## top
module top(
    input clk, rst,
    input [3:0] key_in,
    output [6:0] seg,
    output [7:0] sel,
    output reg [2:0] led, sel_led,
    output buz
);
Settings: LEC_CHECK=0, ABC_AREA=1, CAP_MARGIN=0, CELL_PAD_IN_SITES_GLOBAL_PLACEMENT=0, CORE_MARGIN=2, CORE_UTILIZATION=72, CTS_CLUSTER_SIZE=45, HOLD_SLACK_MARGIN=0.3, MAX_ROUTING_LAYER=met5, MIN_ROUTING_LAYER=met1, PLACE_DENSITY=0.43, SLEW_MARGIN=20; clock period 4.72 ns.
run.sh (not shown) runs the stock make flow with config.mk's settings and CLKGATE_MAP_FILE=.
The baseline ran to the end with violations: negative setup slack.
Edit:
- ABC_AREA: 1 -> unset
- CELL_PAD_IN_SITES_GLOBAL_PLACEMENT: 0 -> unset
- CTS_CLUSTER_DIAMETER: unset -> 395
- CTS_CLUSTER_SIZE: 45 -> 98
- HOLD_SLACK_MARGIN: 0.3 -> unset
- MAX_ROUTING_LAYER: met5 -> unset
- MIN_ROUTING_LAYER: met1 -> unset
- PLACE_DENSITY: 0.43 -> unset
- clock period: 4.72 -> 9.56 ns (I/O delays scaled with it)
The changed run completed with no timing, DRC or antenna violations.
Synthesized cell count drops by roughly a tenth.
Cell area shrinks by a few percent.
Total power fell by well over a third.
Clock skew is about the same.
Clock-buffer cell count falls by 8.
Utilization drops by 6.4 points.
Hold slack improved by 0.0036 ns.
Edit:
- ABC_AREA: unset -> 1
- CAP_MARGIN: 0 -> 20
- CORE_UTILIZATION: 72 -> 66
- CTS_CLUSTER_DIAMETER: 395 -> unset
- SETUP_SLACK_MARGIN: unset -> 2.7
- TNS_END_PERCENT: unset -> 20
Total power goes down by a few percent.
Routed wire length goes down by a few percent.
Fmax goes up by about a fifth.
Register-to-register slack got worse by 0.42 ns.
Worst setup slack improved by 1.1 ns.
Hold slack improved by 0.013 ns.
Clock-buffer cell count goes up by 1.
Clock power goes down by roughly a tenth.
Critical path depth goes up by 18.
Synthesized cell count goes up by roughly a tenth.
Final area goes down slightly.
Edit:
- CORE_UTILIZATION: 66 -> 68
- CTS_CLUSTER_SIZE: 98 -> 15
- SETUP_SLACK_MARGIN: 2.7 -> unset
- TNS_END_PERCENT: 20 -> unset
- clock period: 9.56 -> 4.52 ns (I/O delays scaled with it)
After rerunning: With this change the flow produced a layout that fails on negative setup slack; setup slack is worse by 3.9 ns; routed wire length rises by 35%; global-route usage rises by 5.9 points; clock power rises by 130%; cell count rises by 6.0%; non-clock buffer count rises by 95; cell area rises by 11%; sequential power rises by 110%; combinational power rises by 120%; hold slack is better by 0.0093 ns.
Edit:
- ABC_AREA: 1 -> unset
- CORE_UTILIZATION: 68 -> 16
- CTS_CLUSTER_SIZE: 15 -> unset
- clock period: 4.52 -> 14.9 ns (I/O delays scaled with it)
What happened: The changed run finished clean; global-route usage fell by 27 points; utilization fell by 66 points; setup slack gains 6.8 ns; die size rose to 4.2 times its value; cell count rose by 22%; cell area fell by 3.0%; total power fell by 69%; non-clock buffer count fell by 93; wire length fell by 17%; via count fell by 16%.

Starting RTL as in the previous note.
Settings: LEC_CHECK=0, ABC_AREA=1, CAP_MARGIN=0, CELL_PAD_IN_SITES_DETAIL_PLACEMENT=2, CELL_PAD_IN_SITES_GLOBAL_PLACEMENT=1, CORE_MARGIN=10, CORE_UTILIZATION=59, CTS_CLUSTER_SIZE=78, GPL_ROUTABILITY_DRIVEN=0, GPL_TIMING_DRIVEN=0, HOLD_SLACK_MARGIN=0.14, MAX_ROUTING_LAYER=met4, MIN_ROUTING_LAYER=met1, PLACE_DENSITY_LB_ADDON=0.02, SETUP_SLACK_MARGIN=0.01, SLEW_MARGIN=10, TNS_END_PERCENT=85; clock period 5.72 ns.
The baseline failed in detailed placement (3_5_place_dp).
Then changed:
- ABC_AREA: 1 -> unset
- CELL_PAD_IN_SITES_DETAIL_PLACEMENT: 2 -> unset
- CORE_MARGIN: 10 -> 5
- CORE_UTILIZATION: 59 -> 52
- CTS_CLUSTER_SIZE: 78 -> 17
- GPL_ROUTABILITY_DRIVEN: 0 -> unset
- GPL_TIMING_DRIVEN: 0 -> unset
- MAX_ROUTING_LAYER: met4 -> met5
- PLACE_DENSITY_LB_ADDON: 0.02 -> 0.24
- SETUP_SLACK_MARGIN: 0.01 -> 1.66
- SLEW_MARGIN: 10 -> 20
- TNS_END_PERCENT: 85 -> unset
- clock period: 5.72 -> 9.7 ns (I/O delays scaled with it)
After rerunning:
- Now the flow completed without violations
- synthesized cell count came out lower by about 10%
- die area came out lower by about 0.55%
- synthesized area came out higher by about 1.9%

Starting RTL as in the previous note.
make LEC_CHECK=0 CAP_MARGIN=0 CELL_PAD_IN_SITES_GLOBAL_PLACEMENT=0 CORE_MARGIN=5 CORE_UTILIZATION=70 CTS_CLUSTER_SIZE=39 HOLD_SLACK_MARGIN=0.14 MAX_ROUTING_LAYER=met5 MIN_ROUTING_LAYER=met1 SETUP_SLACK_MARGIN=-0.7 SLEW_MARGIN=20 finish   # period 9.7 ns
Then changed:
CORE_UTILIZATION = 64   (was 70)
CTS_CLUSTER_SIZE = 50   (was 39)
SETUP_SLACK_MARGIN = 2.53   (was -0.7)
After rerunning:
- worst setup slack gets better by 0.75 ns
- via count goes up by 0.80%
- design area goes up by 2.9%
- register-to-register slack gets worse by 0.03 ns
- clock-buffer cell count goes up by 1
- total power goes up by 6.1%
- fmax goes up by 11%
- synthesized area stays the same
- global-route usage goes down by 1.8 points
Then changed:
ABC_AREA = 1   (was not set)
CELL_PAD_IN_SITES_GLOBAL_PLACEMENT = 1   (was 0)
CORE_UTILIZATION = 52   (was 64)
CTS_CLUSTER_DIAMETER = 178   (was not set)
CTS_CLUSTER_SIZE = 100   (was 50)
PLACE_DENSITY_LB_ADDON = 0.24   (was not set)
SETUP_SLACK_MARGIN = 1.27   (was 2.53)
TNS_END_PERCENT = 30   (was not set)
The new run finished clean.
Count of clock-buffer cells in the layout climbs by 1.
Power drops by 3.9%.
Wire length drops by 5.7%.
Worst setup slack improved by 0.27 ns.
Utilization drops by 13 points.
Clock skew drops by 0.0036 ns.
Via count drops by 1.8%.
Then changed:
ABC_AREA = not set   (was 1)
CELL_PAD_IN_SITES_GLOBAL_PLACEMENT = 0   (was 1)
CORE_UTILIZATION = 61   (was 52)
CTS_CLUSTER_DIAMETER = not set   (was 178)
CTS_CLUSTER_SIZE = 17   (was 100)
PLACE_DENSITY_LB_ADDON = not set   (was 0.24)
SETUP_SLACK_MARGIN = 1.66   (was 1.27)
TNS_END_PERCENT = not set   (was 30)
The changed run finished with timing, DRC and antenna clean.
Sequential share of layout area fell by 0.44 points.
Core utilization is higher by 9.2 points.
Via count fell by 0.76%.
Setup slack got worse by 0.84 ns.
Non-clock buffer count grows by 3.
First-iteration DRC count came out higher by about 10%.
Global-route usage goes up by 3.8 points.
Die area came out lower by 12%.
Wire length grows by 1.5%.

Starting RTL as in the previous note.
Settings: LEC_CHECK=0, CAP_MARGIN=20, CORE_MARGIN=2, CORE_UTILIZATION=66, CTS_CLUSTER_SIZE=98, PLACE_DENSITY=0.4, SLEW_MARGIN=20, TNS_END_PERCENT=15; clock period 5.53 ns.
The baseline finished with negative setup slack left.
Change:
CORE_UTILIZATION = 72   (was 66)
CTS_CLUSTER_SIZE = unset   (was 98)
PLACE_DENSITY = unset   (was 0.4)
TNS_END_PERCENT = unset   (was 15)
clock period = 7.99 ns   (was 5.53 ns; I/O delays follow)
What happened: The new run completed without violations. Synthesized cell count stays the same. Critical path depth increases by 1. Area after synthesis stays the same. Design area decreases by 5.4%. Combinational power decreases by 29%. Sequential power decreases by 31%. First-iteration DRC count increases by 1.7%. Setup slack gets better by 0.78 ns.
Change:
ABC_AREA = 1   (was unset)
CORE_UTILIZATION = 68   (was 72)
CTS_CLUSTER_DIAMETER = 355   (was unset)
clock period = 4.65 ns   (was 7.99 ns; I/O delays follow)
Result: The changed run finished with negative setup slack left. Worst setup slack gets worse by 1.4 ns. Clock-buffer cell count came out higher by 1. Non-clock buffer count came out higher by 86. Utilization came out higher by 4.9 points. Routed wire length came out higher by about 27%.
Change:
ABC_AREA = unset   (was 1)
CTS_CLUSTER_DIAMETER = unset   (was 355)
clock period = 6.75 ns   (was 4.65 ns; I/O delays follow)
This time the run went through all stages and came out clean.
Setup slack improves by 1.0 ns.
Core utilization came out lower by 7.5 points.
Total power came out lower by 32%.
Die size came out higher by 1.8%.
Synthesized cell count came out lower by 10%.

build 22:
top again, from the RTL that the note above started with.
==> flow/config.mk <==
export PLATFORM = sky130hd
export DESIGN_NAME = top
export DESIGN_NICKNAME = top
export VERILOG_FILES = /design/flow/design.v
export SDC_FILE = /design/flow/constraint.sdc
export NUM_CORES = 4
export LEC_CHECK = 0
export CAP_MARGIN = 0
export CELL_PAD_IN_SITES_GLOBAL_PLACEMENT = 1
export CORE_MARGIN = 5
export CORE_UTILIZATION = 52
export CTS_CLUSTER_DIAMETER = 132
export CTS_CLUSTER_SIZE = 49
export HOLD_SLACK_MARGIN = 0.14
export MAX_ROUTING_LAYER = met5
export MIN_ROUTING_LAYER = met1
export PLACE_DENSITY_LB_ADDON = 0.24
export SETUP_SLACK_MARGIN = 1.68
export SLEW_MARGIN = 20
==> flow/constraint.sdc <==
create_clock -name core_clock -period 9.7 [get_ports {clk}]
set_input_delay 1.9400 -clock core_clock [delete_from_list [all_inputs] [get_ports {clk}]]
set_output_delay 1.9400 -clock core_clock [all_outputs]
set_load 0.01 [all_outputs]
The inputs of build 17 differ from those of build 22 as listed below.
-- flow/config.mk --
<<< build 22, line 9
>>> build 17, line 9
export CELL_PAD_IN_SITES_DETAIL_PLACEMENT = 1
<<< build 22, line 12
export CTS_CLUSTER_DIAMETER = 132
export CTS_CLUSTER_SIZE = 49
>>> build 17, line 13
export CTS_CLUSTER_DIAMETER = 178
export CTS_CLUSTER_SIZE = 100
<<< build 22, line 17
export PLACE_DENSITY_LB_ADDON = 0.24
export SETUP_SLACK_MARGIN = 1.68
>>> build 17, line 18
export PLACE_DENSITY_LB_ADDON = 0.03
export SETUP_SLACK_MARGIN = 1.84
Build 17 gives more combinational power than build 22 did.
On share of cell area taken by multi-input logic gates, build 17 and build 22 are basically level.
Diff build 17..build 22 | static power due to leakage | negligible
Delta(switching power as a share of total power, build 17 - build 22) > 0
[compare] base=build 22 new=build 17: wire length of the first global-routing pass now sits higher; sequential group share of total power now sits lower; violation count after the first detailed-route iteration now sits lower; number of standard cells in the final layout excluding fillers now sits at about the same level.
Taking build 22 as the reference, in build 17 met1 wire length now larger; largest incremental delay on the critical path went down 0.13 ns; slack of the worst reg-to-reg path down 0.02 ns.
#### Input delta (build 49 over build 17)
==> flow/config.mk <==
export PLATFORM = sky130hd
export DESIGN_NAME = top
export DESIGN_NICKNAME = top
export VERILOG_FILES = /design/flow/design.v
export SDC_FILE = /design/flow/constraint.sdc
export NUM_CORES = 4
export LEC_CHECK = 0
export CAP_MARGIN = 0
export CELL_PAD_IN_SITES_GLOBAL_PLACEMENT = 1
export CORE_MARGIN = 2
export CORE_UTILIZATION = 65
export CTS_CLUSTER_SIZE = 17
export HOLD_SLACK_MARGIN = 0.3
export MAX_ROUTING_LAYER = met5
export MIN_ROUTING_LAYER = met1
export SLEW_MARGIN = 20
==> flow/constraint.sdc <==
create_clock -name core_clock -period 5.68 [get_ports {clk}]
set_input_delay 1.1360 -clock core_clock [delete_from_list [all_inputs] [get_ports {clk}]]
set_output_delay 1.1360 -clock core_clock [all_outputs]
set_load 0.01 [all_outputs]
Findings:
Build 49: all stages complete, timing, DRC and antenna checks passed
For the routed wire length on met3, build 49 came in 430 µm higher than build 17 did.
Worst hold slack: build 17 and build 49 compared, lower one is build 49
Diff build 17 -> build 49 | via count of the routed design | up slightly
Diff build 17 -> build 49: sequential cell count essentially unchanged, worst-case setup margin in the final layout saw a decrease, power per cell area +about 60%.
Cmp build 17 and build 49 / area added between synthesis and finish / higher: build 49
Per the comparison of build 49 with build 17, post-layout period usage of the worst path climbed 21 points; power now larger; number of buffers on the longest clock path roughly the same.
[inputs] build 36 vs build 49
-- flow/config.mk --
<<< build 49, line 9
export CELL_PAD_IN_SITES_GLOBAL_PLACEMENT = 1
>>> build 36, line 9
export CELL_PAD_IN_SITES_GLOBAL_PLACEMENT = 0
<<< build 49, line 11
export CORE_UTILIZATION = 65
>>> build 36, line 11
export CORE_UTILIZATION = 72
==> flow/constraint.sdc <==
create_clock -name core_clock -period 4.72 [get_ports {clk}]
set_input_delay 0.9440 -clock core_clock [delete_from_list [all_inputs] [get_ports {clk}]]
set_output_delay 0.9440 -clock core_clock [all_outputs]
set_load 0.01 [all_outputs]
==> results <==
- The flow completed for build 36, but it is not clean: the layout still shows negative setup slack.
- The critical path endpoint comes out seg[5] in one run and seg[0] in the other, namely in build 36 and build 49 respectively.
- When build 36 is set beside build 49, its total half-perimeter wirelength after legalization and detailed placement turns out to be 10% larger.
- Compared with build 49, in build 36 switching fraction of total power went down 0.70 points, sequential share of layout area went down 3.0 points, cell area went up 0.0010 mm², floorplan die area went down 9.4%, routed wire length went up about 32%.
Power and IR drop assume default switching activity.
